[flow/config.mk]
export PLATFORM = sky130hd
export DESIGN_NAME = module_mini_cpu
export DESIGN_NICKNAME = module_mini_cpu
export VERILOG_FILES = /design/flow/design.v
export SDC_FILE = /design/flow/constraint.sdc
export NUM_CORES = 4
export LEC_CHECK = 0
export CAP_MARGIN = 20
export CORE_MARGIN = 2
export CORE_UTILIZATION = 34
export PLACE_DENSITY = 0.6
export SLEW_MARGIN = 20
[flow/constraint.sdc]
create_clock -name core_clock -period 22.2 [get_ports {clk}]
set_input_delay 4.4400 -clock core_clock [delete_from_list [all_inputs] [get_ports {clk}]]
set_output_delay 4.4400 -clock core_clock [all_outputs]
set_load 0.01 [all_outputs]
[flow/design.v]
module module_alu (
    input [15:0] register_A,
    input [15:0] register_B,
	 input sendButton,
    input [2:0] opcode,
    output reg [15:0] result
);
    reg signed [15:0] operand_A;
    reg signed [15:0] operand_B;
    reg signed [31:0] result_c2;   
    parameter LOAD = 0, ADD = 1, ADDI = 2, SUB = 3, SUBI = 4, MUL = 5, CLEAR = 6, DISPLAY = 7;
    always @(*) begin
        result = 16'd0;
        operand_A = 16'd0;
        operand_B = 16'd0;
        result_c2 = 32'd0;
        if (opcode != LOAD && opcode != CLEAR && opcode != DISPLAY) begin
            operand_A = $signed(register_A);
            operand_B = $signed(register_B);
            case (opcode)
					 3'b001: result_c2 = operand_A + operand_B;   
					 3'b010: result_c2 = operand_A + operand_B;   
					 3'b011: result_c2 = operand_A - operand_B;   
					 3'b100: result_c2 = operand_A - operand_B;   
					 3'b101: result_c2 = operand_A * operand_B;   
					 default: result_c2 = result_c2;
				endcase
            if (result_c2 > 32767) begin
                result = 16'h7FFF;
            end else if (result_c2 < -32768) begin
                result = 16'h8000;
            end else begin
                result = result_c2[15:0];   
            end
        end
    end
endmodule
module memory (
    input wire clk,                 
    input wire reset,               
    input wire [3:0] read_reg1,     
    input wire [3:0] read_reg2,     
    input wire [3:0] write_reg,     
    input wire [15:0] write_data,   
    input wire reg_write_en,        
    output [15:0] read_data1,   
    output [15:0] read_data2    
);
    reg [15:0] registers [0:15];
    integer i;
	 assign read_data1 = registers[read_reg1];
	 assign read_data2 = registers[read_reg2];
    always @(posedge clk) begin
        if (reset) begin
            for (i = 0; i < 16; i = i + 1) begin
                registers[i] <= 16'b0;
            end
        end else if (reg_write_en) begin
            registers[write_reg] <= write_data;
        end
    end
endmodule
module lcd (
    input clk_50MHz,
    input reset_n,            
    input system_on,
    input display_enable,
    input [2:0] opcode_last,
    input [3:0] reg_number,
    input [15:0] reg_value,
    output reg [7:0] LCD_DATA,
    output reg LCD_RS,
    output reg LCD_EN,
    output LCD_RW,
    output wire LCD_ON
);
    assign LCD_RW = 1'b0;  
    assign LCD_ON = 1'b1;  
    localparam DELAY_15MS  = 750_000;     
    localparam DELAY_4_1MS = 205_000;     
    localparam DELAY_100US = 5_000;       
    localparam DELAY_40US  = 2_000;       
    localparam DELAY_2MS   = 100_000;     
    localparam [5:0]
        OFF = 0,
        POWER_ON = 1,
        WAIT_15MS = 2,
        FUNC_SET1 = 3,
        PULSE_EN = 4,
        WAIT_4_1MS = 5,
        FUNC_SET2 = 6,
        WAIT_100US1 = 7,
        FUNC_SET3 = 8,
        WAIT_100US2 = 9,
        FUNC_SET_FINAL = 10,
        WAIT_100US3 = 11,
        DISP_OFF = 12,
        WAIT_100US4 = 13,
        DISP_CLEAR = 14,
        WAIT_2MS = 15,
        ENTRY_MODE = 16,
        WAIT_100US5 = 17,
        DISP_ON = 18,
        IDLE = 20,
        SET_ADDR1 = 21,
        WAIT_ADDR1 = 22,
        WRITE_CHAR1 = 23,
        CHECK_LOOP1 = 24,
        SET_ADDR2 = 25,
        WAIT_ADDR2 = 26,
        WRITE_CHAR2 = 27,
        CHECK_LOOP2 = 28,
        CLEAR_SCREEN = 29;
    reg [5:0] state;
    reg [5:0] next_state_after_pulse;
    reg [19:0] delay_cnt;
    reg [4:0] char_index;
    reg [7:0] line1 [0:15];
    reg [7:0] line2 [0:15];
    reg write_pending;
    reg clear_pending;
    reg init_mode;
    reg lcd_ready;  
    wire signed [15:0] signed_value = reg_value;
    reg [15:0] abs_value;
    reg negative;
    reg [19:0] bcd;
    integer i, j;
    always @(*) begin
        negative = (signed_value < 0);
        if (signed_value == 16'sh8000)
            abs_value = 32768;
        else
            abs_value = negative ? -signed_value : signed_value;
        bcd = 0;
        for (i = 15; i >= 0; i = i - 1) begin
            if (bcd[3:0] >= 5) bcd[3:0] = bcd[3:0] + 3;
            if (bcd[7:4] >= 5) bcd[7:4] = bcd[7:4] + 3;
            if (bcd[11:8] >= 5) bcd[11:8] = bcd[11:8] + 3;
            if (bcd[15:12] >= 5) bcd[15:12] = bcd[15:12] + 3;
            if (bcd[19:16] >= 5) bcd[19:16] = bcd[19:16] + 3;
            bcd = {bcd[18:0], abs_value[i]};
        end
    end
    always @(posedge clk_50MHz) begin
        if (!reset_n) begin
            state <= OFF;
            LCD_EN <= 0;
            LCD_RS <= 0;
            LCD_DATA <= 0;
            write_pending <= 0;
            clear_pending <= 0;
            init_mode <= 0;
            lcd_ready <= 0;
            delay_cnt <= 0;
            char_index <= 0;
            for (j = 0; j < 16; j = j + 1) begin
                line1[j] <= " ";
                line2[j] <= " ";
            end
        end else begin
            if (!system_on) begin
                state <= OFF;
                LCD_EN <= 0;
                LCD_RS <= 0;
                LCD_DATA <= 0;
                lcd_ready <= 0;
                for (j = 0; j < 16; j = j + 1) begin
                    line1[j] <= " ";
                    line2[j] <= " ";
                end
            end else begin
                case (state)
                    OFF: begin
                        LCD_DATA <= 8'h00;
                        LCD_EN <= 0;
                        LCD_RS <= 0;
                        lcd_ready <= 0;
                        state <= POWER_ON;
                    end
                    POWER_ON: begin
                        init_mode <= 1;
                        delay_cnt <= 0;
                        state <= WAIT_15MS;
                    end
                    WAIT_15MS: begin
                        delay_cnt <= delay_cnt + 1;
                        if (delay_cnt >= DELAY_15MS) begin
                            delay_cnt <= 0;
                            state <= FUNC_SET1;
                        end
                    end
                    FUNC_SET1: begin
                        LCD_RS <= 0;
                        LCD_DATA <= 8'h30;
                        next_state_after_pulse <= WAIT_4_1MS;
                        state <= PULSE_EN;
                    end
                    WAIT_4_1MS: begin
                        delay_cnt <= delay_cnt + 1;
                        if (delay_cnt >= DELAY_4_1MS) begin
                            delay_cnt <= 0;
                            state <= FUNC_SET2;
                        end
                    end
                    FUNC_SET2: begin
                        LCD_RS <= 0;
                        LCD_DATA <= 8'h30;
                        next_state_after_pulse <= WAIT_100US1;
                        state <= PULSE_EN;
                    end
                    WAIT_100US1: begin
                        delay_cnt <= delay_cnt + 1;
                        if (delay_cnt >= DELAY_100US) begin
                            delay_cnt <= 0;
                            state <= FUNC_SET3;
                        end
                    end
                    FUNC_SET3: begin
                        LCD_RS <= 0;
                        LCD_DATA <= 8'h30;
                        next_state_after_pulse <= WAIT_100US2;
                        state <= PULSE_EN;
                    end
                    WAIT_100US2: begin
                        delay_cnt <= delay_cnt + 1;
                        if (delay_cnt >= DELAY_100US) begin
                            delay_cnt <= 0;
                            state <= FUNC_SET_FINAL;
                        end
                    end
                    FUNC_SET_FINAL: begin
                        LCD_RS <= 0;
                        LCD_DATA <= 8'h38;  
                        next_state_after_pulse <= WAIT_100US3;
                        state <= PULSE_EN;
                    end
                    WAIT_100US3: begin
                        delay_cnt <= delay_cnt + 1;
                        if (delay_cnt >= DELAY_100US) begin
                            delay_cnt <= 0;
                            state <= DISP_OFF;
                        end
                    end
                    DISP_OFF: begin
                        LCD_RS <= 0;
                        LCD_DATA <= 8'h08;
                        next_state_after_pulse <= WAIT_100US4;
                        state <= PULSE_EN;
                    end
                    WAIT_100US4: begin
                        delay_cnt <= delay_cnt + 1;
                        if (delay_cnt >= DELAY_100US) begin
                            delay_cnt <= 0;
                            state <= DISP_CLEAR;
                        end
                    end
                    DISP_CLEAR: begin
                        LCD_RS <= 0;
                        LCD_DATA <= 8'h01;  
                        next_state_after_pulse <= WAIT_2MS;
                        state <= PULSE_EN;
                    end
                    WAIT_2MS: begin
                        delay_cnt <= delay_cnt + 1;
                        if (delay_cnt >= DELAY_2MS) begin
                            delay_cnt <= 0;
                            if (init_mode)
                                state <= ENTRY_MODE;
                            else begin
                                state <= IDLE;
                                clear_pending <= 0;
                            end
                        end
                    end
                    ENTRY_MODE: begin
                        LCD_RS <= 0;
                        LCD_DATA <= 8'h06;  
                        next_state_after_pulse <= WAIT_100US5;
                        state <= PULSE_EN;
                    end
                    WAIT_100US5: begin
                        delay_cnt <= delay_cnt + 1;
                        if (delay_cnt >= DELAY_100US) begin
                            delay_cnt <= 0;
                            state <= DISP_ON;
                        end
                    end
                    DISP_ON: begin
                        LCD_RS <= 0;
                        LCD_DATA <= 8'h0C;  
                        next_state_after_pulse <= IDLE;
                        state <= PULSE_EN;
                    end
                    IDLE: begin
                        init_mode <= 0;
                        lcd_ready <= 1;   
                        LCD_EN <= 0;
                        if (display_enable && lcd_ready) begin
                            for (j = 0; j < 16; j = j + 1) begin
                                line1[j] <= " ";
                                line2[j] <= " ";
                            end
                            case (opcode_last)
                                3'b000: begin 
                                    line1[0] <= "L"; line1[1] <= "O"; line1[2] <= "A"; line1[3] <= "D"; 
                                end
                                3'b001: begin 
                                    line1[0] <= "A"; line1[1] <= "D"; line1[2] <= "D"; 
                                end
                                3'b010: begin 
                                    line1[0] <= "A"; line1[1] <= "D"; line1[2] <= "D"; line1[3] <= "I"; 
                                end
                                3'b011: begin 
                                    line1[0] <= "S"; line1[1] <= "U"; line1[2] <= "B"; 
                                end
                                3'b100: begin 
                                    line1[0] <= "S"; line1[1] <= "U"; line1[2] <= "B"; line1[3] <= "I"; 
                                end
                                3'b101: begin 
                                    line1[0] <= "M"; line1[1] <= "U"; line1[2] <= "L"; 
                                end
                                3'b110: begin
                                    line1[0] <= "C"; line1[1] <= "L"; line1[2] <= "E";
                                    line1[3] <= "A"; line1[4] <= "R";
                                end
                                3'b111: begin 
                                    line1[0] <= "D"; line1[1] <= "P"; line1[2] <= "L"; 
                                end
                                default: begin 
                                end
                            endcase
                            if (opcode_last == 3'b110) begin
                                clear_pending <= 0;
                            end else begin
                                line2[0] <= "[";
										  line2[1] <= 8'h30 + reg_number[3];
                                line2[2] <= 8'h30 + reg_number[2];
                                line2[3] <= 8'h30 + reg_number[1];
                                line2[4] <= 8'h30 + reg_number[0];
                                line2[5] <= "]";
                                line2[10] <= negative ? "-" : "+";
                                line2[11] <= (bcd[19:16] == 0) ? " " : 8'h30 + bcd[19:16];
                                line2[12] <= (bcd[15:12] == 0 && bcd[19:16] == 0) ? " " : 8'h30 + bcd[15:12];
                                line2[13] <= 8'h30 + bcd[11:8];
                                line2[14] <= 8'h30 + bcd[7:4];
                                line2[15] <= 8'h30 + bcd[3:0];
                                clear_pending <= 0;
                            end
                            write_pending <= 1;
                            lcd_ready <= 0;   
                            state <= IDLE;    
                        end else if (write_pending) begin
                            if (clear_pending) begin
                                state <= CLEAR_SCREEN;
                                write_pending <= 0;
                            end else begin
                                char_index <= 0;
                                state <= SET_ADDR1;
                            end
                        end
                    end
                    SET_ADDR1: begin
                        LCD_RS <= 0;
                        LCD_DATA <= 8'h80;   
                        next_state_after_pulse <= WAIT_ADDR1;
                        state <= PULSE_EN;
                    end
                    WAIT_ADDR1: begin
                        delay_cnt <= delay_cnt + 1;
                        if (delay_cnt >= DELAY_40US) begin
                            delay_cnt <= 0;
                            state <= WRITE_CHAR1;
                        end
                    end
                    WRITE_CHAR1: begin
                        LCD_RS <= 1;
                        LCD_DATA <= line1[char_index];
                        next_state_after_pulse <= CHECK_LOOP1;
                        state <= PULSE_EN;
                    end
                    CHECK_LOOP1: begin
                        delay_cnt <= delay_cnt + 1;
                        if (delay_cnt >= DELAY_40US) begin
                            delay_cnt <= 0;
                            if (char_index == 15) begin
                                char_index <= 0;
                                state <= SET_ADDR2;
                            end else begin
                                char_index <= char_index + 1;
                                state <= WRITE_CHAR1;
                            end
                        end
                    end
                    SET_ADDR2: begin
                        LCD_RS <= 0;
                        LCD_DATA <= 8'hC0;  
                        next_state_after_pulse <= WAIT_ADDR2;
                        state <= PULSE_EN;
                    end
                    WAIT_ADDR2: begin
                        delay_cnt <= delay_cnt + 1;
                        if (delay_cnt >= DELAY_40US) begin
                            delay_cnt <= 0;
                            state <= WRITE_CHAR2;
                        end
                    end
                    WRITE_CHAR2: begin
                        LCD_RS <= 1;
                        LCD_DATA <= line2[char_index];
                        next_state_after_pulse <= CHECK_LOOP2;
                        state <= PULSE_EN;
                    end
                    CHECK_LOOP2: begin
                        delay_cnt <= delay_cnt + 1;
                        if (delay_cnt >= DELAY_40US) begin
                            delay_cnt <= 0;
                            if (char_index == 15) begin
                                char_index <= 0;
                                write_pending <= 0;
                                state <= IDLE;
                            end else begin
                                char_index <= char_index + 1;
                                state <= WRITE_CHAR2;
                            end
                        end
                    end
                    CLEAR_SCREEN: begin
                        LCD_RS <= 0;
                        LCD_DATA <= 8'h01;
                        next_state_after_pulse <= WAIT_2MS;
                        state <= PULSE_EN;
                    end
                    PULSE_EN: begin
                        if (delay_cnt == 0) begin
                            LCD_EN <= 1;
                        end
                        delay_cnt <= delay_cnt + 1;
                        if (delay_cnt >= DELAY_40US) begin
                            LCD_EN <= 0;
                            delay_cnt <= 0;
                            state <= next_state_after_pulse;
                        end
                    end
                    default: begin
                        state <= OFF;
                    end
                endcase
            end
        end
    end
endmodule
module module_mini_cpu(
    input clk,               
    input rst,               
    input power,             
    input send,              
    input [17:0] switches,   
    output wire [7:0] data,  
    output wire rs,          
    output wire rw,          
    output wire en,          
    output wire lcd_on,      
    output wire lcd_blon     
);
    localparam OFF        = 3'd0;
    localparam IDLE       = 3'd1;
    localparam FETCH      = 3'd2;
    localparam DECODE     = 3'd3;
    localparam EXECUTE    = 3'd4;
    localparam UPDATE_LCD = 3'd5;
    reg [2:0] state;
    reg system_on;
    reg prev_power;
    reg prev_send;
    reg [2:0] opcode;
    reg [3:0] dest_reg;
    reg [3:0] src1_reg;
    reg [3:0] src2_reg;
    reg [15:0] immediate;
    reg use_immediate;
    reg is_load;
    wire [15:0] mem_read_data1;
    wire [15:0] mem_read_data2;
    reg [3:0] mem_read_addr1;
    reg [3:0] mem_read_addr2;
    reg [3:0] mem_write_addr;
    reg [15:0] mem_write_data;
    reg mem_write_en;
    reg mem_reset;
    wire [15:0] alu_result;
    wire [15:0] alu_in_A;
    wire [15:0] alu_in_B;
    assign alu_in_A = mem_read_data1;
    assign alu_in_B = (use_immediate) ? immediate : mem_read_data2;
    reg lcd_update_en;
    wire [15:0] lcd_reg_value;
    memory mem_inst (
        .clk(clk),
        .reset(mem_reset),
        .read_reg1(mem_read_addr1),
        .read_reg2(mem_read_addr2),
        .write_reg(mem_write_addr),
        .write_data(mem_write_data),
        .reg_write_en(mem_write_en),
        .read_data1(mem_read_data1),
        .read_data2(mem_read_data2)
    );
    module_alu alu_inst (
        .register_A(alu_in_A),
        .register_B(alu_in_B),
		  .sendButton(send),
        .opcode(opcode),
        .result(alu_result)
    );
    lcd lcd_inst (
        .clk_50MHz(clk),
        .reset_n(system_on & ~rst),     
        .system_on(system_on),
        .display_enable(lcd_update_en),
        .opcode_last(opcode),
        .reg_number(src1_reg),  
        .reg_value(lcd_reg_value),
        .LCD_DATA(data),
        .LCD_RS(rs),
        .LCD_EN(en),
        .LCD_RW(rw),
        .LCD_ON(lcd_on) 
    );
    assign lcd_reg_value = (opcode == 3'b111) ? mem_read_data1 : mem_write_data;
    assign lcd_blon = 1'b0;
    always @(posedge clk) begin
      if (rst) begin
        state <= OFF;
        system_on <= 0;
        prev_power <= 1;
        prev_send <= 1;
        mem_read_addr1 <= 0;
        mem_read_addr2 <= 0;
        mem_write_addr <= 0;
        mem_write_data <= 0;
        mem_write_en <= 0;
        mem_reset <= 0;
        lcd_update_en <= 0;
      end else begin
        prev_power <= power;
        prev_send <= send;
        if (power && !prev_power) begin
            system_on <= ~system_on;
            if (system_on) begin
                state <= OFF;
                mem_reset <= 1;
            end else begin      
                state <= IDLE;
                mem_reset <= 1;  
            end
        end
        if (system_on) begin
            if (mem_reset) begin
                mem_reset <= 0;
            end
            case (state)
                OFF: begin
                    mem_write_en <= 0;
                    lcd_update_en <= 0;
                end
                IDLE: begin
                    mem_write_en <= 0;
                    lcd_update_en <= 0;
                    if (send && !prev_send) begin
                        state <= FETCH;
                    end
                end
                FETCH: begin
                    state <= DECODE;
                end
                DECODE: begin
                    if (switches[17:15] == 3'b010 || switches[17:15] == 3'b100 || switches[17:15] == 3'b101) begin 
                        opcode <= switches[17:15];
                        dest_reg <= switches[14:11];
                        src1_reg <= switches[10:7];
                        immediate <= switches[6] ? -{10'd0, switches[5:0]} : {10'd0, switches[5:0]};
                        use_immediate <= 1;
                        is_load <= 0;
                        mem_read_addr1 <= switches[10:7];
                        mem_read_addr2 <= 4'b0;  
                    end
                    else if (switches[17:15] == 3'b001 || switches[17:15] == 3'b011) begin 
                        opcode <= switches[17:15];
                        dest_reg <= switches[14:11];
                        src1_reg <= switches[10:7];
                        src2_reg <= switches[6:3];
                        use_immediate <= 0;
                        is_load <= 0;
                        mem_read_addr1 <= switches[10:7];
                        mem_read_addr2 <= switches[6:3];
                    end
                    else if (switches[17:15] == 3'b000) begin 
                        opcode <= 3'b000;
                        dest_reg <= switches[14:11];
                        immediate <= switches[10] ? -{10'd0, switches[9:4]} : {10'd0, switches[9:4]};
                        use_immediate <= 1;
                        is_load <= 1;
                    end
                    else begin 
                        if (switches[17:15] == 3'b111) begin  
                            opcode <= 3'b111;
                            src1_reg <= switches[14:11];  
                            mem_read_addr1 <= switches[14:11];  
                            use_immediate <= 0;
                            is_load <= 0;
                        end else begin  
                            opcode <= 3'b110;
                            mem_reset <= 1;
                            use_immediate <= 0;
                            is_load <= 0;
                        end
                    end
                    state <= EXECUTE;
                end
                EXECUTE: begin
                    if (opcode == 3'b110) begin
                        mem_reset <= 0;
                    end
                    if (opcode != 3'b111 && opcode != 3'b110) begin
                        mem_write_en <= 1;
                        mem_write_addr <= dest_reg;
                        if (is_load) mem_write_data <= immediate;
                        else mem_write_data <= alu_result;
                    end
                    state <= UPDATE_LCD;
                end
                UPDATE_LCD: begin
                    mem_write_en <= 0;
                    if (opcode != 3'b111) src1_reg <= dest_reg;
                    lcd_update_en <= 1;
                    state <= IDLE;
                end
                default: state <= IDLE;
            endcase
        end
      end
    end
endmodule
[flow/run.sh]
#!/bin/bash
# the make line also repeats each setting of config.mk as NAME=value (left out here)
make -C /OpenROAD-flow-scripts/flow DESIGN_CONFIG=/design/flow/config.mk WORK_HOME=/design/flow/orfs CLKGATE_MAP_FILE= finish
==> results.sh, run 1 <==
# source this file to load flow results
export IMPL_ctsResizeCount=0
export IMPL_synth_area_sq_um=38800
export IMPL_regToRegEndpoint="lcd_inst.line2[15][2]$_SDFFE_PN0P_"
export IMPL_ant_nets=0
export IMPL_seqPwrFrac=0.301
export IMPL_place_hpwl_microns=84400
export IMPL_grt_overflow_total=0
export IMPL_slowest_stage="dfxtp_2"
export IMPL_max_stage_delay_ps=900
export IMPL_cts_tree="done"
export IMPL_rows=123
export IMPL_maxCapViolCount=0
export IMPL_die_h_microns=342
export IMPL_combPwrFrac=0.412
export IMPL_crit_family="AND-OR/OR-AND gates"
export IMPL_r2r_slack_ps=4150
export IMPL_warning_count=52
export IMPL_p_comb_w=0.00119
export IMPL_drt_wl_total_microns=119000
export IMPL_ys_sh_adder=0.190
export IMPL_pg_seq_w=0.000872
export IMPL_initial_utilization=0.344
export IMPL_clk_pin_slew_ps=60
export IMPL_setup_viol=0
export IMPL_synthTopLogicFamily="adder cells"
export IMPL_min_period_ps=18050
export IMPL_max_freq_ghz=0.0554
export IMPL_edf_count=285
export IMPL_die_area_sq_um=117000
export IMPL_synthDistinctLibCells=104
export IMPL_rsz0062_at_grt="false"
export IMPL_synth_cells=4093
export IMPL_p_int_w=0.00183
export IMPL_yosys_area_top_type_share=0.220
export IMPL_hp_class="reg -> reg"
export IMPL_swShare=0.369
export IMPL_timing_critical_path_mode_cell="ha_1"
export IMPL_ys_cells=4093
export IMPL_drv_slew=0
export IMPL_setup_worst_path_start_class="flop"
export IMPL_worst_setup_path_end_kind="flop"
export IMPL_cp_depth=80
export IMPL_cp_arrival_ps=18570
export IMPL_critPathMaxFanout=28
export IMPL_crit_buf_inv=12
export IMPL_grt_pass1_wl_microns=185000
export IMPL_drc=0
export IMPL_worstSkewPairLatency_ps=670
export IMPL_criticalPathCategory="reg -> reg"
export IMPL_ys_ff=429
export IMPL_cts_inserted_buffers=50
export IMPL_p_clk_frac=0.287
export IMPL_clock_skew_ps=93.5
export IMPL_syn_area_per_cell_sq_um=9.49
export IMPL_common_cells="nand2_1, nor2_1, inv_1"
export IMPL_utilization=0.376
export IMPL_p_sw_w=0.00107
export IMPL_flop_cell="edfxtp_1"
export IMPL_fin_nets=4477
export IMPL_ir_drop_uv=184
export IMPL_synth_top_cell_by_area="edfxtp_1"
export IMPL_relSlewSlack=0.309
export IMPL_grt_antenna_before_repair=4
export IMPL_cts_sinks=429
export IMPL_synthToLayoutAreaGrowth_pct=9.12
export IMPL_worstHoldStart="lcd_inst.line1[0][5]$_SDFFE_PN1P_"
export IMPL_tightest_slew_ps=1030
export IMPL_holdBufCountCts=0
export IMPL_worstHoldEndpoint="lcd_inst.line1[0][5]$_SDFFE_PN1P_"
export IMPL_async_flop_share=0
export IMPL_hold_worst_slack_ps=445
export IMPL_mux_area_frac=0.110
export IMPL_gp_congestion=0.888
export IMPL_drtIter0Drc=3062
export IMPL_leakagePower_nw=16.4
export IMPL_hold_viol=0
export IMPL_setup_tns_ps=0
export IMPL_io_buffers=31
export IMPL_postCtsSetupBuffers=0
export IMPL_cts_root_buf="clkbuf_16"
export IMPL_via_count=31500
export IMPL_ioPinCount=35
export IMPL_ys_sh_aoi=0.142
export IMPL_most_common_cell="nand2_1"
export IMPL_yosys_area_sq_um=38800
export IMPL_die_x_microns=342
export IMPL_vias_per_cell=5.66
export IMPL_power_leader="combinational cells"
export IMPL_grt_total_usage=0.203
export IMPL_hold_depth=2
export IMPL_xor_share=0.0188
export IMPL_grt_pass1_vias=31000
export IMPL_p_per_area_nw_per_um2=68.4
export IMPL_synth_warning_count=6
export IMPL_top_cells_by_area="edfxtp_1, fa_1, dfxtp_1"
export IMPL_wl_per_cell_microns=21.4
export IMPL_core_sq_um=113000
export IMPL_status="timing/DRC/antenna clean"
export IMPL_grt_max_degree=74
export IMPL_ys_seq_frac=0.295
export IMPL_powerClk_w=0.000831
export IMPL_clockBufferDepth=3
export IMPL_yosys_area_share_simple=0.184
export IMPL_setup_worst_path_end="lcd_inst.line2[15][2]$_SDFFE_PN0P_"
export IMPL_critPathRequiredTime_ps=22720
export IMPL_fin_crit_sh=0.813
export IMPL_htree_levels=2
export IMPL_r2r_cells=80
export IMPL_firstDrtPassIters=6
[metrics by stage]
stage                     power [W]  area [sq um]  std cells  worst slack (ps)
after floorplan             0.00179         38800       4094              7170
after global placement      0.00206         40700       5473              5170
after detailed placement    0.00208         40700       5473              4510
after CTS                   0.00291         42300       5563              4370
after global routing        0.00310         42400       5563              2460
final                       0.00290         42400       5565              4150
[area by class of cell]
type | count | area (sq um)
Fill cell | 11100 | 70400
Clock inverter | 27 | 318
Antenna cell | 2 | 5.00
Timing Repair Buffer | 103 | 851
Clock buffer | 63 | 1310
Tap cell | 1500 | 1880
Multi-Input combinational cell | 3055 | 25100
Inverter | 386 | 1450
Sequential cell | 429 | 11500
[layer usage]
metal | vias up | wire length (microns) | global-route usage
li1 | 14300 | - | -
met3 | 265 | 9280 | 0.0284
met2 | 1317 | 54000 | 0.322
met5 | - | 37 | 0
met1 | 15600 | 50300 | 0.277
met4 | 6 | 5430 | 0.0853
==> run 2: changes to the inputs <==
Settings changed: CORE_UTILIZATION 34 to 40, CTS_CLUSTER_SIZE set to 60, GPL_TIMING_DRIVEN set to 0, MAX_ROUTING_LAYER set to met4, PLACE_DENSITY 0.6 to unset.
Clock period 22.2 ns to 20.0 ns, I/O delays scaled along.
==> results.sh, run 2 <==
# source this file to load flow results
export IMPL_drc=0
export IMPL_die_area_sq_um=99600
export IMPL_p_sw_w=0.00119
export IMPL_criticalPathCategory="reg -> reg"
export IMPL_synthDistinctLibCells=104
export IMPL_r2r_slack_ps=1480
export IMPL_synthTopLogicFamily="adder cells"
export IMPL_common_cells="nand2_1, nor2_1, inv_1"
export IMPL_grt_pass1_vias=31300
export IMPL_grt_antenna_before_repair=2
export IMPL_cts_sinks=429
export IMPL_yosys_area_sq_um=38800
export IMPL_grt_overflow_total=0
export IMPL_top_cells_by_area="edfxtp_1, fa_1, dfxtp_1"
export IMPL_setup_ws_ps=1480
export IMPL_timing_critical_path_mode_cell="ha_1"
export IMPL_rows=114
export IMPL_place_hpwl_microns=98000
export IMPL_flop_cell="edfxtp_1"
export IMPL_xor_share=0.0188
export IMPL_ys_seq_frac=0.295
export IMPL_hold_viol=0
export IMPL_setup_viol=0
export IMPL_tightest_slew_ps=1150
export IMPL_max_freq_ghz=0.0540
export IMPL_combPwrFrac=0.417
export IMPL_core_sq_um=96400
export IMPL_async_flop_share=0
export IMPL_grt_pass1_wl_microns=191000
export IMPL_gp_congestion=0.963
export IMPL_min_period_ps=18520
export IMPL_synthToLayoutAreaGrowth_pct=9.19
export IMPL_synth_top_cell_by_area="edfxtp_1"
export IMPL_pg_seq_w=0.000967
export IMPL_p_per_area_nw_per_um2=75.7
export IMPL_cp_arrival_ps=19060
export IMPL_initial_utilization=0.403
export IMPL_ioPinCount=35
export IMPL_yosys_area_top_type_share=0.220
export IMPL_mux_area_frac=0.110
export IMPL_max_stage_delay_ps=480
export IMPL_firstDrtPassIters=8
export IMPL_setup_worst_path_end="lcd_inst.line2[15][2]$_SDFFE_PN0P_"
export IMPL_relSlewSlack=0.230
export IMPL_wl_per_cell_microns=23.0
export IMPL_fin_crit_sh=0.926
export IMPL_worstSkewPairLatency_ps=610
export IMPL_p_clk_frac=0.281
export IMPL_p_comb_w=0.00134
export IMPL_most_common_cell="nand2_1"
export IMPL_clockBufferDepth=3
export IMPL_hp_class="reg -> reg"
export IMPL_setup_tns_ps=0
export IMPL_cp_depth=83
export IMPL_grt_total_usage=0.259
export IMPL_warning_count=52
export IMPL_critPathMaxFanout=10
export IMPL_syn_area_per_cell_sq_um=9.49
export IMPL_powerClk_w=0.000903
export IMPL_crit_family="AND-OR/OR-AND gates"
export IMPL_rsz0062_at_grt="false"
export IMPL_r2r_cells=83
export IMPL_diodes=0
export IMPL_htree_levels=2
export IMPL_drtIter0Drc=3211
export IMPL_slowest_stage="buf_2"
export IMPL_p_int_w=0.00202
export IMPL_synth_cells=4093
export IMPL_ir_drop_uv=73.8
export IMPL_regToRegEndpoint="lcd_inst.line2[15][2]$_SDFFE_PN0P_"
export IMPL_holdBufCountCts=0
export IMPL_setup_worst_path_start_class="flop"
export IMPL_ys_ff=429
export IMPL_drt_wl_total_microns=126000
export IMPL_swShare=0.370
export IMPL_ys_sh_adder=0.190
export IMPL_clock_skew_ps=27.7
export IMPL_worstHoldEndpoint="lcd_inst.char_index[4]$_SDFFE_PN0P_"
export IMPL_clk_pin_slew_ps=60
export IMPL_critPathRequiredTime_ps=20540
export IMPL_synth_warning_count=6
export IMPL_maxCapViolCount=0
export IMPL_io_buffers=28
export IMPL_cts_root_buf="clkbuf_16"
export IMPL_leakagePower_nw=16.5
export IMPL_vias_per_cell=5.85
export IMPL_power_leader="combinational cells"
export IMPL_cts_inserted_buffers=46
export IMPL_fin_nets=4629
export IMPL_final_cells=5490
export IMPL_die_x_microns=316
export IMPL_worst_setup_path_end_kind="flop"
export IMPL_cts_tree="done"
export IMPL_ys_sh_aoi=0.142
export IMPL_grt_max_degree=17
export IMPL_drv_slew=0
export IMPL_fillCellCount=9499
export IMPL_dpl_worst_slack_ps=1050
export IMPL_yosys_area_share_simple=0.184
export IMPL_seqPwrFrac=0.301
export IMPL_synth_area_sq_um=38800
export IMPL_placed_cells=5400
export IMPL_status="timing/DRC/antenna clean"
export IMPL_ys_cells=4093
export IMPL_worstHoldStart="lcd_inst.char_index[4]$_SDFFE_PN0P_"
export IMPL_hold_depth=1
export IMPL_die_h_microns=316
export IMPL_ant_nets=0
export IMPL_via_count=32100
export IMPL_edf_count=285
export IMPL_crit_buf_inv=16
## run 2: metal layers
| metal | global-route usage | part of all wire |
|---|---|---|
| met2 | 0.397 | 0.45 |
| met4 | 0.0701 | 0.028 |
| met1 | 0.353 | 0.44 |
| met3 | 0.0455 | 0.087 |
| met5 | - | 0 |
## run 2: what timing repair did
| item | 4_1_cts | 5_1_grt |
|---|---|---|
| setup endpoints to repair | 0 | 12 |
| setup buffers | 0 | 4 |
| hold endpoints to repair | 0 | 0 |
| gates resized | 0 | 3 |
## run 2: cell type report
class / count / area [sq um] / area share
Sequential cell: 429 / 11400 / 0.270
Timing Repair Buffer: 36 / 339 / 0.00800
Inverter: 386 / 1450 / 0.0342
Multi-Input combinational cell: 3055 / 25100 / 0.592
Clock inverter: 28 / 338 / 0.00797
Tap cell: 1276 / 1600 / 0.0377
Clock buffer: 57 / 1230 / 0.0291
Buffer: 223 / 897 / 0.0212
## run 2: metrics by stage
step,cell area [sq um],util,hold WS [ps],power [W]
5_1_grt,42400,0.440,474,0.00342
2_1_floorplan,38800,-,422,0.00199
6_report,42400,0.440,451,0.00321
3_5_place_dp,40800,0.423,442,0.00232
4_1_cts,42300,0.439,450,0.00322
3_3_place_gp,40700,0.422,434,0.00230
==> run 3: changes to the inputs <==
Settings changed: CAP_MARGIN 20 to 0, CELL_PAD_IN_SITES_DETAIL_PLACEMENT set to 0, CELL_PAD_IN_SITES_GLOBAL_PLACEMENT set to 1, CORE_ASPECT_RATIO set to 0.51, CORE_MARGIN 2 to 8, CORE_UTILIZATION 40 to 70, CTS_CLUSTER_SIZE 60 to 67, GPL_ROUTABILITY_DRIVEN set to 1, GPL_TIMING_DRIVEN 0 to unset, PLACE_DENSITY_LB_ADDON set to 0.17, SETUP_SLACK_MARGIN set to 4.22, TNS_END_PERCENT set to 80.
Clock period 20.0 ns to 24.2 ns, I/O delays scaled along.
==> results.sh, run 3 <==
# implementation run metrics
export IMPL_status="aborted with a tool error"
export IMPL_haltStage="3_1_place_gp_skip_io"
export IMPL_tool_error="[ERROR FLW-0024] Place density exceeds 1.0 (current PLACE_DENSITY_LB_ADDON =  0.17). Please check if the value of  PLACE_DENSITY_LB_ADDON is between 0 and 0.99."
export IMPL_flop_cell="edfxtp_1"
export IMPL_synthTopLogicFamily="adder cells"
export IMPL_most_common_cell="nand2_1"
export IMPL_synth_top_cell_by_area="edfxtp_1"
export IMPL_top_cells_by_area="edfxtp_1, fa_1, dfxtp_1"
export IMPL_synth_warning_count=6
export IMPL_yosys_area_top_type_share=0.220
export IMPL_synthDistinctLibCells=104
export IMPL_initial_utilization=0.710
export IMPL_ys_cells=4093
export IMPL_ys_ff=429
export IMPL_synth_area_sq_um=38800
export IMPL_synth_cells=4093
export IMPL_yosys_area_sq_um=38800
export IMPL_syn_area_per_cell_sq_um=9.49
export IMPL_die_area_sq_um=63700
export IMPL_edf_count=285
export IMPL_ys_sh_aoi=0.142
export IMPL_mux_area_frac=0.110
export IMPL_xor_share=0.0188
export IMPL_die_h_microns=184
export IMPL_async_flop_share=0
export IMPL_die_x_microns=346
export IMPL_yosys_area_share_simple=0.184
export IMPL_rows=61
export IMPL_core_sq_um=54600
export IMPL_ys_sh_adder=0.190
export IMPL_ys_seq_frac=0.295
export IMPL_common_cells="nand2_1, nor2_1, inv_1"
==> run 4: changes to the inputs <==
Settings changed: CAP_MARGIN 0 to 20, CELL_PAD_IN_SITES_DETAIL_PLACEMENT 0 to unset, CELL_PAD_IN_SITES_GLOBAL_PLACEMENT 1 to unset, CORE_ASPECT_RATIO 0.51 to unset, CORE_MARGIN 8 to 2, CORE_UTILIZATION 70 to 40, CTS_CLUSTER_SIZE 67 to unset, GPL_ROUTABILITY_DRIVEN 1 to unset, MAX_ROUTING_LAYER met4 to unset, PLACE_DENSITY set to 0.6, PLACE_DENSITY_LB_ADDON 0.17 to unset, SETUP_SLACK_MARGIN 4.22 to unset, TNS_END_PERCENT 80 to unset.
Clock period 24.2 ns to 20.0 ns, I/O delays scaled along.
==> results.sh, run 4 <==
# source this file to load flow results
export IMPL_combPwrFrac=0.424
export IMPL_synthToLayoutAreaGrowth_pct=7.97
export IMPL_holdBufCountCts=0
export IMPL_regToRegEndpoint="lcd_inst.line2[15][2]$_SDFFE_PN0P_"
export IMPL_htree_levels=2
export IMPL_syn_area_per_cell_sq_um=9.49
export IMPL_ys_ff=429
export IMPL_postCtsSetupBuffers=0
export IMPL_p_sw_w=0.00117
export IMPL_ant_nets=0
export IMPL_ir_drop_uv=170
export IMPL_hold_viol=0
export IMPL_worst_setup_path_end_kind="flop"
export IMPL_timing_critical_path_mode_cell="ha_1"
export IMPL_cts_sinks=429
export IMPL_swShare=0.374
export IMPL_die_h_microns=316
export IMPL_r2r_cells=82
export IMPL_setup_worst_path_end="lcd_inst.line2[15][2]$_SDFFE_PN0P_"
export IMPL_drc=0
export IMPL_synth_area_sq_um=38800
export IMPL_cts_inserted_buffers=46
export IMPL_wl_per_cell_microns=22.2
export IMPL_drt_wl_total_microns=119000
export IMPL_fin_crit_sh=0.883
export IMPL_setup_worst_path_start_class="flop"
export IMPL_edf_count=285
export IMPL_p_int_w=0.00195
export IMPL_worstHoldEndpoint="lcd_inst.line1[0][5]$_SDFFE_PN1P_"
export IMPL_tightest_slew_ps=1120
export IMPL_slowest_stage="a2bb2oi_1"
export IMPL_grt_antenna_before_repair=3
export IMPL_yosys_area_sq_um=38800
export IMPL_grt_max_degree=65
export IMPL_powerClk_w=0.000827
export IMPL_met1_usage=0.329
export IMPL_cp_depth=82
export IMPL_grt_total_usage=0.240
export IMPL_p_clk_frac=0.265
export IMPL_fin_nets=4478
export IMPL_place_hpwl_microns=84900
export IMPL_firstDrtPassIters=6
export IMPL_status="timing/DRC/antenna clean"
export IMPL_crit_family="AND-OR/OR-AND gates"
export IMPL_crit_buf_inv=13
export IMPL_relSlewSlack=0.249
export IMPL_flop_cell="edfxtp_1"
export IMPL_async_flop_share=0
export IMPL_clock_skew_ps=63.4
export IMPL_hold_depth=2
export IMPL_seqPwrFrac=0.310
export IMPL_power_leader="combinational cells"
export IMPL_grt_pass1_vias=30700
export IMPL_leakagePower_nw=16.4
export IMPL_vias_per_cell=5.83
export IMPL_ctsResizeCount=0
export IMPL_ys_seq_frac=0.295
export IMPL_xor_share=0.0188
export IMPL_grt_pass1_wl_microns=185000
export IMPL_setup_viol=0
export IMPL_clk_pin_slew_ps=60
export IMPL_cp_arrival_ps=18210
export IMPL_use_met2=0.386
export IMPL_yosys_area_share_simple=0.184
export IMPL_synthDistinctLibCells=104
export IMPL_clockBufferDepth=3
export IMPL_core_sq_um=96400
export IMPL_criticalPathCategory="reg -> reg"
export IMPL_pg_seq_w=0.000967
export IMPL_busiest_layer="met2"
export IMPL_warning_count=52
export IMPL_worstHoldStart="lcd_inst.line1[0][5]$_SDFFE_PN1P_"
export IMPL_placed_cell_area_sq_um=40500
export IMPL_utilization=0.435
export IMPL_most_common_cell="nand2_1"
export IMPL_synth_cells=4093
export IMPL_synth_warning_count=6
export IMPL_hp_class="reg -> reg"
export IMPL_ys_cells=4093
export IMPL_drv_slew=0
export IMPL_drtIter0Drc=3267
export IMPL_critPathRequiredTime_ps=20550
export IMPL_maxCapViolCount=0
export IMPL_met3_usage=0.0341
export IMPL_rsz0062_at_grt="false"
export IMPL_p_per_area_nw_per_um2=74.3
export IMPL_yosys_area_top_type_share=0.220
export IMPL_r2r_slack_ps=2340
export IMPL_initial_utilization=0.403
export IMPL_synth_top_cell_by_area="edfxtp_1"
export IMPL_mux_area_frac=0.110
export IMPL_ys_sh_aoi=0.142
export IMPL_gp_congestion=0.905
export IMPL_die_area_sq_um=99600
export IMPL_p_comb_w=0.00132
export IMPL_synthTopLogicFamily="adder cells"
export IMPL_critPathMaxFanout=48
export IMPL_min_period_ps=17660
export IMPL_fin_area_sq_um=41900
export IMPL_ioPinCount=35
export IMPL_cts_tree="done"
export IMPL_grt_overflow_total=0
export IMPL_top_cells_by_area="edfxtp_1, fa_1, dfxtp_1"
export IMPL_die_x_microns=316
export IMPL_io_buffers=31
export IMPL_setup_tns_ps=0
export IMPL_via_count=31100
export IMPL_max_freq_ghz=0.0566
export IMPL_cts_root_buf="clkbuf_16"
export IMPL_worstSkewPairLatency_ps=630
export IMPL_common_cells="nand2_1, nor2_1, inv_1"
export IMPL_fillCellCount=9297
export IMPL_ys_sh_adder=0.190
export IMPL_rows=114
export IMPL_max_stage_delay_ps=650
## run 4: cell type report
type,instances,area [sq um],area share
Antenna cell,3,7.51,0.000179
Clock buffer,57,1200,0.0287
Clock inverter,28,226,0.00540
Inverter,386,1450,0.0346
Multi-Input combinational cell,3055,25100,0.599
Sequential cell,429,11500,0.273
Tap cell,1276,1600,0.0381
Timing Repair Buffer,108,888,0.0212
## run 4: layer usage
layer	vias to the layer above	wire length, microns
met5	-	0
met4	0	4730
met3	242	8770
met2	1263	54700
met1	15300	50600
li1	14300	-
## run 4: metrics by stage
stage / power [W] / cells / hold WS, ps / setup slack (ps)
global route: 0.00334 / 5340 / 473 / 588
floorplan: 0.00199 / 4094 / 422 / 4970
detailed placement: 0.00231 / 5254 / 439 / 2590
CTS: 0.00314 / 5339 / 450 / 2530
finish: 0.00312 / 5342 / 447 / 2340
global placement: 0.00229 / 5254 / 434 / 3190
==> run 5: changes to the inputs <==
Settings changed: ABC_AREA set to 1, CORE_ASPECT_RATIO set to 0.71, CORE_UTILIZATION 40 to 72, CTS_CLUSTER_DIAMETER set to 364, CTS_CLUSTER_SIZE set to 99, PLACE_DENSITY 0.6 to 0.4, SETUP_SLACK_MARGIN set to 1.63.
Clock period 20.0 ns to 5.48 ns, I/O delays scaled along.
==> results.sh, run 5 <==
# implementation run metrics
export IMPL_cts_inserted_buffers=8
export IMPL_die_x_microns=276
export IMPL_yosys_area_top_type_share=0.226
export IMPL_tool_error="[ERROR GRT-0232] Routing congestion too high. Check the congestion heatmap in the GUI."
export IMPL_xor_share=0.00820
export IMPL_edf_count=285
export IMPL_synthDistinctLibCells=75
export IMPL_flop_cell="edfxtp_1"
export IMPL_synth_warning_count=6
export IMPL_yosys_area_share_simple=0.272
export IMPL_ys_sh_adder=0.195
export IMPL_most_common_cell="nand2_1"
export IMPL_ys_ff=429
export IMPL_async_flop_share=0
export IMPL_grt_overflow_total=298
export IMPL_die_area_sq_um=54400
export IMPL_die_h_microns=197
export IMPL_synth_cells=5055
export IMPL_place_hpwl_microns=102000
export IMPL_ys_sh_aoi=0.119
export IMPL_haltStage="5_1_grt"
export IMPL_clockBufferDepth=3
export IMPL_initial_utilization=0.732
export IMPL_ys_cells=5055
export IMPL_ioPinCount=35
export IMPL_status="aborted with a tool error"
export IMPL_top_cells_by_area="edfxtp_1, fa_1, nand2_1"
export IMPL_synthTopLogicFamily="simple AND/OR/NAND/NOR gates"
export IMPL_grt_total_usage=0.890
export IMPL_syn_area_per_cell_sq_um=7.49
export IMPL_synth_top_cell_by_area="edfxtp_1"
export IMPL_yosys_area_sq_um=37800
export IMPL_ys_seq_frac=0.302
export IMPL_io_buffers=31
export IMPL_synth_area_sq_um=37800
export IMPL_rows=70
export IMPL_cts_sinks=429
export IMPL_htree_levels=1
export IMPL_mux_area_frac=0
export IMPL_placed_cell_area_sq_um=44600
export IMPL_core_sq_um=51700
export IMPL_common_cells="nand2_1, nor2_1, inv_1"
export IMPL_gp_congestion=1.08
export IMPL_holdBufCountCts=0
export IMPL_cts_root_buf="clkbuf_16"
## run 5: what timing repair did
item | in CTS
resized | 262
pin swaps | 169
endpoints found under the setup margin | 38
cloned | 8
setup buffers | 98
## run 5: metal layers
layer	GRT overflow	track usage
met3	37	0.828
met5	5	0.690
met1	23	0.874
met4	99	0.891
met2	134	0.979
## run 5: metrics by stage
step | std cells | setup WS [ps]
2_1_floorplan | 5056 | -4400
3_3_place_gp | 6283 | -4480
3_5_place_dp | 6283 | -5000
4_1_cts | 6401 | -4450
==> run 6: changes to the inputs <==
Settings changed: ABC_AREA 1 to unset, CORE_ASPECT_RATIO 0.71 to unset, CORE_UTILIZATION 72 to 71, CTS_CLUSTER_DIAMETER 364 to unset, CTS_CLUSTER_SIZE 99 to unset, MAX_ROUTING_LAYER set to met4, PLACE_DENSITY 0.4 to unset, PLACE_DENSITY_LB_ADDON set to 0.01, SETUP_SLACK_MARGIN 1.63 to 3.21.
Clock period 5.48 ns to 12.9 ns, I/O delays scaled along.
==> results.sh, run 6 <==
# source this file to load flow results
export IMPL_status="complete, but fails checks"
export IMPL_failed_checks="negative setup slack"
export IMPL_initial_utilization=0.720
export IMPL_pg_seq_w=0.00151
export IMPL_ys_sh_adder=0.190
export IMPL_cts_root_buf="clkbuf_16"
export IMPL_fin_area_sq_um=46500
export IMPL_grt_max_degree=74
export IMPL_tightest_slew_ps=1190
export IMPL_htree_levels=2
export IMPL_leakagePower_nw=18.6
export IMPL_xor_share=0.0188
export IMPL_fin_nets=4862
export IMPL_cts_inserted_buffers=44
export IMPL_synthDistinctLibCells=104
export IMPL_ys_ff=429
export IMPL_clockBufferDepth=3
export IMPL_vias_per_cell=7.32
export IMPL_cts_tree="done"
export IMPL_ys_sh_aoi=0.142
export IMPL_worstHoldStart="lcd_inst.LCD_DATA[1]$_SDFFE_PN0P_"
export IMPL_fin_crit_sh=1.09
export IMPL_r2r_slack_ps=-1210
export IMPL_top_cells_by_area="edfxtp_1, fa_1, dfxtp_1"
export IMPL_ioPinCount=35
export IMPL_yosys_area_sq_um=38800
export IMPL_common_cells="nand2_1, nor2_1, inv_1"
export IMPL_synthTopLogicFamily="adder cells"
export IMPL_die_area_sq_um=56600
export IMPL_yosys_area_top_type_share=0.220
export IMPL_swShare=0.403
export IMPL_r2r_cells=75
export IMPL_core_sq_um=53900
export IMPL_die_x_microns=238
export IMPL_die_h_microns=238
export IMPL_via_count=37800
export IMPL_grt_pass1_vias=37500
export IMPL_most_common_cell="nand2_1"
export IMPL_cp_depth=75
export IMPL_dpl_worst_slack_ps=-685
export IMPL_holdBufCountCts=0
export IMPL_synth_cells=4093
export IMPL_final_cells=5165
export IMPL_hold_depth=2
export IMPL_regToRegEndpoint="lcd_inst.line2[14][0]$_SDFFE_PN0P_"
export IMPL_critPathMaxFanout=15
export IMPL_synth_top_cell_by_area="edfxtp_1"
export IMPL_p_clk_frac=0.207
export IMPL_grt_total_usage=0.504
export IMPL_p_per_area_nw_per_um2=132
export IMPL_combPwrFrac=0.547
export IMPL_criticalPathCategory="reg -> reg"
export IMPL_warning_count=57
export IMPL_utilization=0.862
export IMPL_max_freq_ghz=0.0709
export IMPL_flop_cell="edfxtp_1"
export IMPL_power_leader="combinational cells"
export IMPL_worstSkewPairLatency_ps=610
export IMPL_synth_warning_count=6
export IMPL_slowest_stage="mux4_2"
export IMPL_mux_area_frac=0.110
export IMPL_p_sw_w=0.00247
export IMPL_gp_congestion=1.02
export IMPL_crit_buf_inv=21
export IMPL_ys_seq_frac=0.295
export IMPL_timing_critical_path_mode_cell="buf_4"
export IMPL_hold_worst_slack_ps=457
export IMPL_setup_worst_path_start_class="flop"
export IMPL_rows=85
export IMPL_grt_pass1_wl_microns=211000
export IMPL_hold_viol=0
export IMPL_ir_drop_uv=298
export IMPL_synth_area_sq_um=38800
export IMPL_grt_overflow_total=0
export IMPL_drv_slew=0
export IMPL_setup_worst_path_end="lcd_inst.line2[14][0]$_SDFFE_PN0P_"
export IMPL_p_int_w=0.00366
export IMPL_hp_class="reg -> reg"
export IMPL_p_comb_w=0.00336
export IMPL_worstHoldEndpoint="lcd_inst.LCD_DATA[1]$_SDFFE_PN0P_"
export IMPL_relSlewSlack=0.200
export IMPL_grt_antenna_before_repair=13
export IMPL_placed_cell_area_sq_um=41900
export IMPL_min_period_ps=14110
export IMPL_ant_nets=0
export IMPL_setup_ws_ps=-1210
export IMPL_rsz0062_at_grt="true"
export IMPL_wl_per_cell_microns=28.5
export IMPL_async_flop_share=0
export IMPL_crit_family="AND-OR/OR-AND gates"
export IMPL_ys_cells=4093
export IMPL_cp_arrival_ps=14610
export IMPL_drtIter0Drc=6544
export IMPL_powerClk_w=0.00127
export IMPL_critPathRequiredTime_ps=13400
export IMPL_setup_viol=21
export IMPL_drc=0
export IMPL_syn_area_per_cell_sq_um=9.49
export IMPL_yosys_area_share_simple=0.184
export IMPL_clock_skew_ps=34.2
export IMPL_cts_sinks=429
export IMPL_io_buffers=31
export IMPL_max_stage_delay_ps=700
export IMPL_worst_setup_path_end_kind="flop"
export IMPL_drt_wl_total_microns=147000
export IMPL_synthToLayoutAreaGrowth_pct=19.8
export IMPL_maxCapViolCount=0
export IMPL_placed_cells=4865
export IMPL_seqPwrFrac=0.245
export IMPL_place_hpwl_microns=92000
export IMPL_edf_count=285
export IMPL_firstDrtPassIters=9
export IMPL_clk_pin_slew_ps=70
## run 6: area by class of cell
cell class | count | area [sq um]
fill | 2615 | 7430
tap | 696 | 871
sequential | 429 | 11500
antenna | 25 | 62.6
clock inverter | 18 | 175
clock buffer | 62 | 1230
inverter | 386 | 1490
multi-input combinational | 3055 | 27000
timing repair buffer | 494 | 4160
## run 6: timing repair
| action | 4_1_cts | 5_1_grt |
|---|---|---|
| buffers inserted | 139 | 55 |
| pin swaps | 117 | 117 |
| cloned | 0 | 1 |
| resized | 270 | 131 |
| endpoints found under the setup margin | 37 | 37 |
## run 6: routing by layer
metal,global-route usage,part of all wire,routed length [microns],up-vias
met2,0.773,0.45,65600,3684
li1,-,-,-,15100
met4,0.367,0.10,14800,0
met1,0.551,0.31,45100,17700
met5,-,0,0,-
met3,0.168,0.15,21900,1382
## run 6: stage by stage
stage               TNS [ps]  power [W]
floorplan              -4300    0.00312
global placement           0    0.00358
detailed placement     -5890    0.00374
CTS                    -3000    0.00547
global route          -29920    0.00634
finish                -18680    0.00613
==> run 7: changes to the inputs <==
Settings changed: ABC_AREA set to 1, CORE_UTILIZATION 71 to 72, CTS_CLUSTER_DIAMETER set to 268, PLACE_DENSITY set to 0.6, PLACE_DENSITY_LB_ADDON 0.01 to unset, SETUP_SLACK_MARGIN 3.21 to unset.
Clock period 12.9 ns to 10.1 ns, I/O delays scaled along.
==> results.sh, run 7 <==
# implementation run metrics
export IMPL_synthDistinctLibCells=75
export IMPL_yosys_area_share_simple=0.272
export IMPL_top_cells_by_area="edfxtp_1, fa_1, nand2_1"
export IMPL_die_h_microns=233
export IMPL_synthTopLogicFamily="simple AND/OR/NAND/NOR gates"
export IMPL_tool_error="[ERROR GRT-0232] Routing congestion too high. Check the congestion heatmap in the GUI."
export IMPL_ioPinCount=35
export IMPL_die_x_microns=233
export IMPL_most_common_cell="nand2_1"
export IMPL_yosys_area_top_type_share=0.226
export IMPL_synth_area_sq_um=37800
export IMPL_ys_cells=5055
export IMPL_die_area_sq_um=54400
export IMPL_synth_top_cell_by_area="edfxtp_1"
export IMPL_initial_utilization=0.724
export IMPL_place_hpwl_microns=88600
export IMPL_htree_levels=2
export IMPL_clockBufferDepth=3
export IMPL_gp_congestion=1.08
export IMPL_holdBufCountCts=0
export IMPL_mux_area_frac=0
export IMPL_async_flop_share=0
export IMPL_core_sq_um=52200
export IMPL_syn_area_per_cell_sq_um=7.49
export IMPL_io_buffers=31
export IMPL_ys_ff=429
export IMPL_ys_sh_adder=0.195
export IMPL_rows=84
export IMPL_cts_inserted_buffers=46
export IMPL_ys_seq_frac=0.302
export IMPL_ys_sh_aoi=0.119
export IMPL_flop_cell="edfxtp_1"
export IMPL_synth_warning_count=6
export IMPL_common_cells="nand2_1, nor2_1, inv_1"
export IMPL_grt_total_usage=0.728
export IMPL_status="aborted with a tool error"
export IMPL_haltStage="5_1_grt"
export IMPL_synth_cells=5055
export IMPL_cts_sinks=429
export IMPL_edf_count=285
export IMPL_placed_cells=5986
export IMPL_yosys_area_sq_um=37800
export IMPL_cts_root_buf="clkbuf_16"
export IMPL_xor_share=0.00820
export IMPL_grt_overflow_total=19
==> run 7: routing by layer <==
metal  overflow  global-route usage
met1          1               0.733
met2          8               0.890
met3          6               0.556
met4          4               0.651
met5          -                   -
==> run 7: repair_timing <==
item / in CTS
pin swaps: 106
setup buffers: 82
cloned: 6
gates resized: 179
endpoints found under the setup margin: 27
==> run 7: through the flow <==
step	cell area, sq um	setup TNS, ps	setup WS [ps]
after detailed placement	41700	-7930	-649
after CTS	44700	-1860	-225
after floorplan	38000	0	3.83
after global placement	41700	-521	-134
==> run 8: changes to the inputs <==
Settings changed: CORE_ASPECT_RATIO set to 0.5, CTS_CLUSTER_DIAMETER 268 to 365, CTS_CLUSTER_SIZE set to 97, MAX_ROUTING_LAYER met4 to unset, PLACE_DENSITY 0.6 to 0.36, SETUP_SLACK_MARGIN set to 1.88.
==> results.sh, run 8 <==
# implementation run metrics
export IMPL_common_cells="nand2_1, nor2_1, inv_1"
export IMPL_place_hpwl_microns=95300
export IMPL_holdBufCountCts=0
export IMPL_dpl_worst_slack_ps=-474
export IMPL_synthDistinctLibCells=75
export IMPL_cts_root_buf="clkbuf_16"
export IMPL_xor_share=0.00820
export IMPL_async_flop_share=0
export IMPL_yosys_area_sq_um=37800
export IMPL_synthTopLogicFamily="simple AND/OR/NAND/NOR gates"
export IMPL_die_h_microns=166
export IMPL_synth_cells=5055
export IMPL_ys_sh_adder=0.195
export IMPL_ys_ff=429
export IMPL_most_common_cell="nand2_1"
export IMPL_gp_congestion=1.06
export IMPL_ioPinCount=35
export IMPL_placed_cell_area_sq_um=41800
export IMPL_syn_area_per_cell_sq_um=7.49
export IMPL_haltStage="5_1_grt"
export IMPL_status="aborted with a tool error"
export IMPL_io_buffers=31
export IMPL_edf_count=285
export IMPL_rows=59
export IMPL_yosys_area_share_simple=0.272
export IMPL_die_area_sq_um=54500
export IMPL_clockBufferDepth=3
export IMPL_ys_cells=5055
export IMPL_initial_utilization=0.728
export IMPL_htree_levels=1
export IMPL_yosys_area_top_type_share=0.226
export IMPL_mux_area_frac=0
export IMPL_flop_cell="edfxtp_1"
export IMPL_placed_cells=5947
export IMPL_cts_inserted_buffers=8
export IMPL_synth_area_sq_um=37800
export IMPL_die_x_microns=328
export IMPL_synth_warning_count=6
export IMPL_ys_sh_aoi=0.119
export IMPL_cts_sinks=429
export IMPL_ys_seq_frac=0.302
export IMPL_synth_top_cell_by_area="edfxtp_1"
export IMPL_core_sq_um=52000
export IMPL_top_cells_by_area="edfxtp_1, fa_1, nand2_1"
==> run 8: stage by stage <==
| stage | power (W) | hold slack [ps] |
|---|---|---|
| floorplan | 0.00440 | 419 |
| global placement | 0.00503 | 429 |
| detailed placement | 0.00531 | 435 |
| CTS | 0.00613 | 411 |
==> run 8: repair_timing <==
action / CTS
endpoints found under the hold margin: 0
endpoints found under the setup margin: 37
setup buffers: 74
gates cloned: 6
pin swaps: 115
gates resized: 135
==> run 9: changes to the inputs <==
Settings changed: CELL_PAD_IN_SITES_GLOBAL_PLACEMENT set to 0, CORE_ASPECT_RATIO 0.5 to 0.62, CORE_UTILIZATION 72 to 68, CTS_CLUSTER_DIAMETER 365 to unset, CTS_CLUSTER_SIZE 97 to unset, GPL_ROUTABILITY_DRIVEN set to 1, PLACE_DENSITY 0.36 to unset, SETUP_SLACK_MARGIN 1.88 to 0.04, TNS_END_PERCENT set to 25.
Clock period 10.1 ns to 10.0 ns, I/O delays scaled along.
==> results.sh, run 9 <==
# source this file to load flow results
export IMPL_power_leader="combinational cells"
export IMPL_grt_pass1_wl_microns=201000
export IMPL_dpl_worst_slack_ps=-732
export IMPL_flop_cell="edfxtp_1"
export IMPL_worst_setup_path_end_kind="flop"
export IMPL_ant_nets=0
export IMPL_leakagePower_nw=21.4
export IMPL_die_area_sq_um=57600
export IMPL_ys_sh_aoi=0.119
export IMPL_grt_pass1_vias=37100
export IMPL_p_comb_w=0.00411
export IMPL_cts_inserted_buffers=41
export IMPL_hp_class="reg -> reg"
export IMPL_initial_utilization=0.684
export IMPL_seqPwrFrac=0.252
export IMPL_gp_congestion=1.09
export IMPL_wl_per_cell_microns=22.0
export IMPL_relSlewSlack=0.126
export IMPL_firstDrtPassIters=10
export IMPL_via_count=40300
export IMPL_crit_buf_inv=18
export IMPL_utilization=0.850
export IMPL_setup_viol=26
export IMPL_worstSkewPairLatency_ps=600
export IMPL_edf_count=285
export IMPL_r2r_slack_ps=-1460
export IMPL_hold_viol=0
export IMPL_timing_critical_path_mode_cell="nand2_4"
export IMPL_status="complete, but fails checks"
export IMPL_powerClk_w=0.00164
export IMPL_worstHoldStart="lcd_inst.line1[0][5]$_SDFFE_PN1P_"
export IMPL_synthDistinctLibCells=75
export IMPL_cp_depth=84
export IMPL_yosys_area_top_type_share=0.226
export IMPL_place_hpwl_microns=94700
export IMPL_holdBufCountCts=0
export IMPL_yosys_area_sq_um=37800
export IMPL_ys_sh_adder=0.195
export IMPL_hold_depth=2
export IMPL_xor_share=0.00820
export IMPL_critPathRequiredTime_ps=10440
export IMPL_synthToLayoutAreaGrowth_pct=24.2
export IMPL_drv_slew=0
export IMPL_mux_area_frac=0
export IMPL_p_sw_w=0.00316
export IMPL_synth_top_cell_by_area="edfxtp_1"
export IMPL_ir_drop_uv=218
export IMPL_synth_cells=5055
export IMPL_cts_root_buf="clkbuf_16"
export IMPL_drc=0
export IMPL_ys_cells=5055
export IMPL_clock_skew_ps=20.3
export IMPL_drt_wl_total_microns=140000
export IMPL_grt_total_usage=0.448
export IMPL_min_period_ps=11460
export IMPL_setup_tns_ps=-22070
export IMPL_worstHoldEndpoint="lcd_inst.line1[0][5]$_SDFFE_PN1P_"
export IMPL_placed_cells=6122
export IMPL_regToRegEndpoint="lcd_inst.line2[12][4]$_SDFFE_PN0P_"
export IMPL_drtIter0Drc=6595
export IMPL_grt_overflow_total=0
export IMPL_tightest_slew_ps=1310
export IMPL_p_clk_frac=0.214
export IMPL_most_common_cell="nand2_1"
export IMPL_setup_ws_ps=-1460
export IMPL_synthTopLogicFamily="simple AND/OR/NAND/NOR gates"
export IMPL_io_buffers=31
export IMPL_clk_pin_slew_ps=70
export IMPL_die_x_microns=304
export IMPL_max_freq_ghz=0.0873
export IMPL_swShare=0.410
export IMPL_combPwrFrac=0.534
export IMPL_crit_family="simple AND/OR/NAND/NOR gates"
export IMPL_clockBufferDepth=3
export IMPL_final_cells=6355
export IMPL_criticalPathCategory="reg -> reg"
export IMPL_synth_area_sq_um=37800
export IMPL_setup_worst_path_start_class="flop"
export IMPL_p_per_area_nw_per_um2=164
export IMPL_ioPinCount=35
export IMPL_pg_seq_w=0.00194
export IMPL_yosys_area_share_simple=0.272
export IMPL_htree_levels=2
export IMPL_synth_warning_count=6
export IMPL_rows=68
export IMPL_rsz0062_at_grt="true"
export IMPL_r2r_cells=84
export IMPL_syn_area_per_cell_sq_um=7.49
export IMPL_common_cells="nand2_1, nor2_1, inv_1"
export IMPL_top_cells_by_area="edfxtp_1, fa_1, nand2_1"
export IMPL_ys_seq_frac=0.302
export IMPL_vias_per_cell=6.34
export IMPL_failed_checks="negative setup slack"
export IMPL_core_sq_um=55300
export IMPL_fin_nets=6038
export IMPL_setup_worst_path_end="lcd_inst.line2[12][4]$_SDFFE_PN0P_"
export IMPL_grt_max_degree=61
export IMPL_max_stage_delay_ps=380
export IMPL_ys_ff=429
export IMPL_maxCapViolCount=0
export IMPL_critPathMaxFanout=8
export IMPL_cts_tree="done"
export IMPL_p_int_w=0.00454
export IMPL_grt_antenna_before_repair=2
export IMPL_fin_crit_sh=1.15
export IMPL_warning_count=57
export IMPL_die_h_microns=190
export IMPL_async_flop_share=0
export IMPL_slowest_stage="dfxtp_4"
export IMPL_cp_arrival_ps=11890
export IMPL_cts_sinks=429
==> run 9: through the flow <==
step | hold WS (ps) | cell area [sq um] | total power, W
detailed placement | 444 | 42500 | 0.00535
floorplan | 419 | 38100 | 0.00423
global route | 486 | 47000 | 0.00811
global placement | 430 | 42500 | 0.00522
CTS | 459 | 45700 | 0.00714
finish | 461 | 47000 | 0.00770
==> run 9: timing repair <==
action / CTS / global route
setup endpoints to repair: 34 / 37
buffers inserted: 105 / 44
gates cloned: 7 / 0
pin swaps: 124 / 125
resized: 206 / 216
==> run 9: layout make-up <==
class                      instances  area (sq um)
antenna                            2          5.00
clock buffer                      54          1130
clock inverter                    21           233
fill                            3192          8290
inverter                         779          2960
multi-input combinational       3638         24300
sequential                       429         11500
tap                              735           920
timing repair buffer             697          6060
==> run 9: layer usage <==
layer  vias to the layer above  share of wire  track usage  routed length [microns]
li1                      17400              -            -                        -
met1                     18600           0.37        0.642                    51200
met2                      3532           0.41        0.636                    56500
met3                       732           0.18        0.160                    24800
met4                         4          0.049        0.137                     6880
met5                         -        0.00037            0                       52
==> run 10: changes to the inputs <==
Settings changed: CELL_PAD_IN_SITES_GLOBAL_PLACEMENT 0 to unset, CORE_ASPECT_RATIO 0.62 to unset, CORE_UTILIZATION 68 to 40, CTS_CLUSTER_SIZE set to 18, GPL_ROUTABILITY_DRIVEN 1 to unset, GPL_TIMING_DRIVEN set to 0, MAX_ROUTING_LAYER set to met4, SETUP_SLACK_MARGIN 0.04 to unset, SLEW_MARGIN 20 to 35, TNS_END_PERCENT 25 to unset.
Clock period 10.0 ns to 20.0 ns, I/O delays scaled along.
==> results.sh, run 10 <==
# source this file to load flow results
export IMPL_status="timing/DRC/antenna clean"
export IMPL_dpl_worst_slack_ps=6610
export IMPL_crit_buf_inv=19
export IMPL_ir_drop_uv=117
export IMPL_place_hpwl_microns=106000
export IMPL_fin_nets=5588
export IMPL_cts_inserted_buffers=47
export IMPL_cp_depth=60
export IMPL_pg_seq_w=0.000970
export IMPL_ys_ff=429
export IMPL_power_leader="combinational cells"
export IMPL_xor_share=0.00820
export IMPL_p_int_w=0.00202
export IMPL_drtIter0Drc=3952
export IMPL_core_sq_um=93500
export IMPL_ant_nets=0
export IMPL_synth_cells=5055
export IMPL_drc=0
export IMPL_max_freq_ghz=0.0722
export IMPL_r2r_cells=60
export IMPL_grt_antenna_before_repair=7
export IMPL_utilization=0.443
export IMPL_ys_cells=5055
export IMPL_critPathMaxFanout=10
export IMPL_cp_arrival_ps=14310
export IMPL_mux_area_frac=0
export IMPL_die_area_sq_um=97100
export IMPL_async_flop_share=0
export IMPL_criticalPathCategory="reg -> reg"
export IMPL_setup_tns_ps=0
export IMPL_die_x_microns=312
export IMPL_grt_pass1_wl_microns=211000
export IMPL_critPathRequiredTime_ps=20450
export IMPL_grt_pass1_vias=34400
export IMPL_grt_max_degree=17
export IMPL_fillCellCount=9573
export IMPL_setup_ws_ps=6140
export IMPL_hold_depth=2
export IMPL_initial_utilization=0.405
export IMPL_maxCapViolCount=0
export IMPL_setup_worst_path_end="mem_write_data[7]$_SDFFE_PP0P_"
export IMPL_synth_top_cell_by_area="edfxtp_1"
export IMPL_relSlewSlack=0.297
export IMPL_hold_viol=0
export IMPL_holdBufCountCts=0
export IMPL_rows=112
export IMPL_leakagePower_nw=18.1
export IMPL_p_clk_frac=0.276
export IMPL_clockBufferDepth=3
export IMPL_most_common_cell="nand2_1"
export IMPL_flop_cell="edfxtp_1"
export IMPL_via_count=35700
export IMPL_top_cells_by_area="edfxtp_1, fa_1, nand2_1"
export IMPL_hp_class="reg -> reg"
export IMPL_ys_seq_frac=0.302
export IMPL_yosys_area_share_simple=0.272
export IMPL_die_h_microns=312
export IMPL_worstSkewPairLatency_ps=640
export IMPL_seqPwrFrac=0.291
export IMPL_p_per_area_nw_per_um2=80.4
export IMPL_hold_worst_slack_ps=452
export IMPL_vias_per_cell=5.55
export IMPL_setup_worst_path_start_class="flop"
export IMPL_synth_area_sq_um=37800
export IMPL_common_cells="nand2_1, nor2_1, inv_1"
export IMPL_p_sw_w=0.00131
export IMPL_edf_count=285
export IMPL_synthToLayoutAreaGrowth_pct=9.39
export IMPL_io_buffers=29
export IMPL_setup_viol=0
export IMPL_worstHoldEndpoint="lcd_inst.line1[0][6]$_SDFFE_PN0P_"
export IMPL_synthDistinctLibCells=75
export IMPL_synth_warning_count=6
export IMPL_grt_overflow_total=0
export IMPL_p_comb_w=0.00144
export IMPL_htree_levels=2
export IMPL_ioPinCount=35
export IMPL_ys_sh_aoi=0.119
export IMPL_regToRegEndpoint="mem_write_data[7]$_SDFFE_PP0P_"
export IMPL_rsz0062_at_grt="false"
export IMPL_synthTopLogicFamily="simple AND/OR/NAND/NOR gates"
export IMPL_clk_pin_slew_ps=70
export IMPL_crit_family="buffers and inverters"
export IMPL_max_stage_delay_ps=780
export IMPL_powerClk_w=0.000917
export IMPL_r2r_slack_ps=6140
export IMPL_cts_root_buf="clkbuf_16"
export IMPL_timing_critical_path_mode_cell="inv_1"
export IMPL_min_period_ps=13860
export IMPL_firstDrtPassIters=6
export IMPL_swShare=0.394
export IMPL_cts_sinks=429
export IMPL_yosys_area_top_type_share=0.226
export IMPL_grt_total_usage=0.294
export IMPL_gp_congestion=1.03
export IMPL_drv_slew=0
export IMPL_warning_count=52
export IMPL_clock_skew_ps=53.4
export IMPL_tightest_slew_ps=1060
export IMPL_ctsResizeCount=0
export IMPL_worst_setup_path_end_kind="flop"
run 10: final cells by class:
cell class                 instances  area, sq um  area share
sequential                       429        11400       0.276
inverter                         779         2930      0.0707
buffer                           210         1010      0.0244
antenna                            8         20.0    0.000484
multi-input combinational       3638        22500       0.544
clock inverter                    28          322     0.00777
clock buffer                      59         1270      0.0307
timing repair buffer              31          300     0.00725
tap                             1254         1570      0.0379
run 10: metrics by stage:
| step | power [W] | instances | instance area, sq um |
|---|---|---|---|
| after floorplan | 0.00211 | 5056 | 37800 |
| after global placement | 0.00240 | 6339 | 39700 |
| after detailed placement | 0.00243 | 6341 | 39800 |
| after CTS | 0.00334 | 6428 | 41400 |
| after global routing | 0.00362 | 6435 | 41400 |
| final | 0.00333 | 6436 | 41400 |
run 10: routing by layer:
| layer | routed length (microns) | GRT usage | up-vias | share of wire |
|---|---|---|---|---|
| li1 | - | - | 16500 | - |
| met1 | 57200 | 0.381 | 17000 | 0.41 |
| met5 | 0 | - | - | 0 |
| met2 | 61100 | 0.446 | 1750 | 0.44 |
| met3 | 13700 | 0.0561 | 421 | 0.098 |
| met4 | 7280 | 0.131 | 0 | 0.052 |
Power is estimated from default activity; no workload was simulated.
